Setup of north:
Design path_math, start of the top module:
module path_math
    (input [11:0] location,  
     input [11:0] target,  
     input [4:0] current_orientation,  
     input clock,
     input enable,
     input reset,
     output reg done,
	  output reg [4:0] needed_orientation,  
     output reg [11:0] move_command);
Size: about 5600 cells after synthesis, roughly 290 flip-flops, about 44000 um^2 of cells after synthesis.
export LEC_CHECK = 0
export ABC_AREA = 1
export CAP_MARGIN = 20
export CELL_PAD_IN_SITES_DETAIL_PLACEMENT = 0
export CORE_ASPECT_RATIO = 1.07
export CORE_MARGIN = 2
export CORE_UTILIZATION = 72
export CTS_CLUSTER_DIAMETER = 328
export CTS_CLUSTER_SIZE = 13
export GPL_ROUTABILITY_DRIVEN = 0
export GPL_TIMING_DRIVEN = 1
export MAX_ROUTING_LAYER = met4
export PLACE_DENSITY_LB_ADDON = 0.09
export SETUP_SLACK_MARGIN = -0.43
export SLEW_MARGIN = 35
export TNS_END_PERCENT = 80
create_clock -name core_clock -period 6.98 [get_ports {clock}]
run.sh (not shown) runs the stock make flow with config.mk's settings and CLKGATE_MAP_FILE=.
north never completed, since it errored out during 5_1_grt.
#### Input delta (south over north)
- a deleted PLACE_DENSITY_LB_ADDON that had been 0.09
- a deleted CORE_ASPECT_RATIO that had been 1.07
- a deleted MAX_ROUTING_LAYER that had been met4
- a change of CTS_CLUSTER_SIZE from 13 to 32
- a deleted GPL_ROUTABILITY_DRIVEN that had been 0
- a deleted ABC_AREA that had been 1
- a deleted SETUP_SLACK_MARGIN that had been -0.43
- a change of SLEW_MARGIN from 35 to 20
- a deleted CTS_CLUSTER_DIAMETER that had been 328
- a deleted TNS_END_PERCENT that had been 80
- a deleted GPL_TIMING_DRIVEN that had been 1
- a deleted CELL_PAD_IN_SITES_DETAIL_PLACEMENT that had been 0
- a change of the clock period (ns, I/O delays scaled along) from 6.98 to 7.75
### Flow results
Although south finished all stages, its layout failed final checks on setup timing.
When south is measured against north, its post-place setup slack turns out 0.12 ns higher.
For die outline width, north and south come out practically identical.
NOTE: post-synth design cell area in south falls short of that of north
south: proportion of synthesized area in mux cells is 1.9 points higher than what north reported.
The gate count after technology mapping in north is 1.3 times that in south.
--- input diff south..east ---
- CTS_CLUSTER_SIZE no longer set, was 32
- CORE_UTILIZATION now 71, was 72
- CAP_MARGIN now 15, was 20
- the clock period (ns, I/O delays scaled along) now 7.68, was 7.75
==> comparison <==
What the final checks of east revealed, after a flow that finished every stage, was a layout that fails on setup timing. Global-route usage | east above south. The fraction of area in clock buffers and inverters was comparable across south and east. Diff south -> east | horizontal extent of the die | up slightly. First-pass iteration count of the detailed router in east is 1 higher than in south. east: share of the final layout cell area in multi-input gates lower than south. east reports a lower final total negative setup slack than south does. east: area growth from synthesis to final layout 0.29 points above south. east vs south on delay of the slowest cell on the worst path: east is the lower one.
For west, these inputs were changed with respect to east:
- CAP_MARGIN now 20, was 15
- CORE_UTILIZATION now 66, was 71
- the clock period (ns, I/O delays scaled along) now 8.88, was 7.68
Findings:
STATUS run=west STAGES=ALL_DONE FINAL_CHECKS=FAILED CAUSE=setup timing. Going from east to west, routed wire length shrinks by 27000 um. Looking only at total routing usage reported by global routing, and setting everything else aside, the lower value of east and west goes to west. Detailed router's first-iteration violation count of west falls short of that of east by more than a quarter. Diff east -> west | layout buffering overhead excluding clock cells | decrease of 1.6 points. Against east, the final cell area of west is lower. Sequential share of layout area (lower): east. Re required time at the worst-slack endpoint: west is 1.19 ns up on east.
What middle does differently from west at the input level:
- CORE_UTILIZATION: 66 -> 11
- the clock period (ns, I/O delays scaled along): 8.88 -> 12.8
## What came out
Looking at the reports, middle completed the entire flow and the layout it produced met the timing, DRC and antenna checks. The design area in middle sits about 3.3% above the value recorded for west. Final cell count in middle vs west: up 3815. The tightest hold margin of west and that of middle are within noise of each other. middle vs. west: vias after detailed routing went down 1960; minimum setup slack in the final design higher.
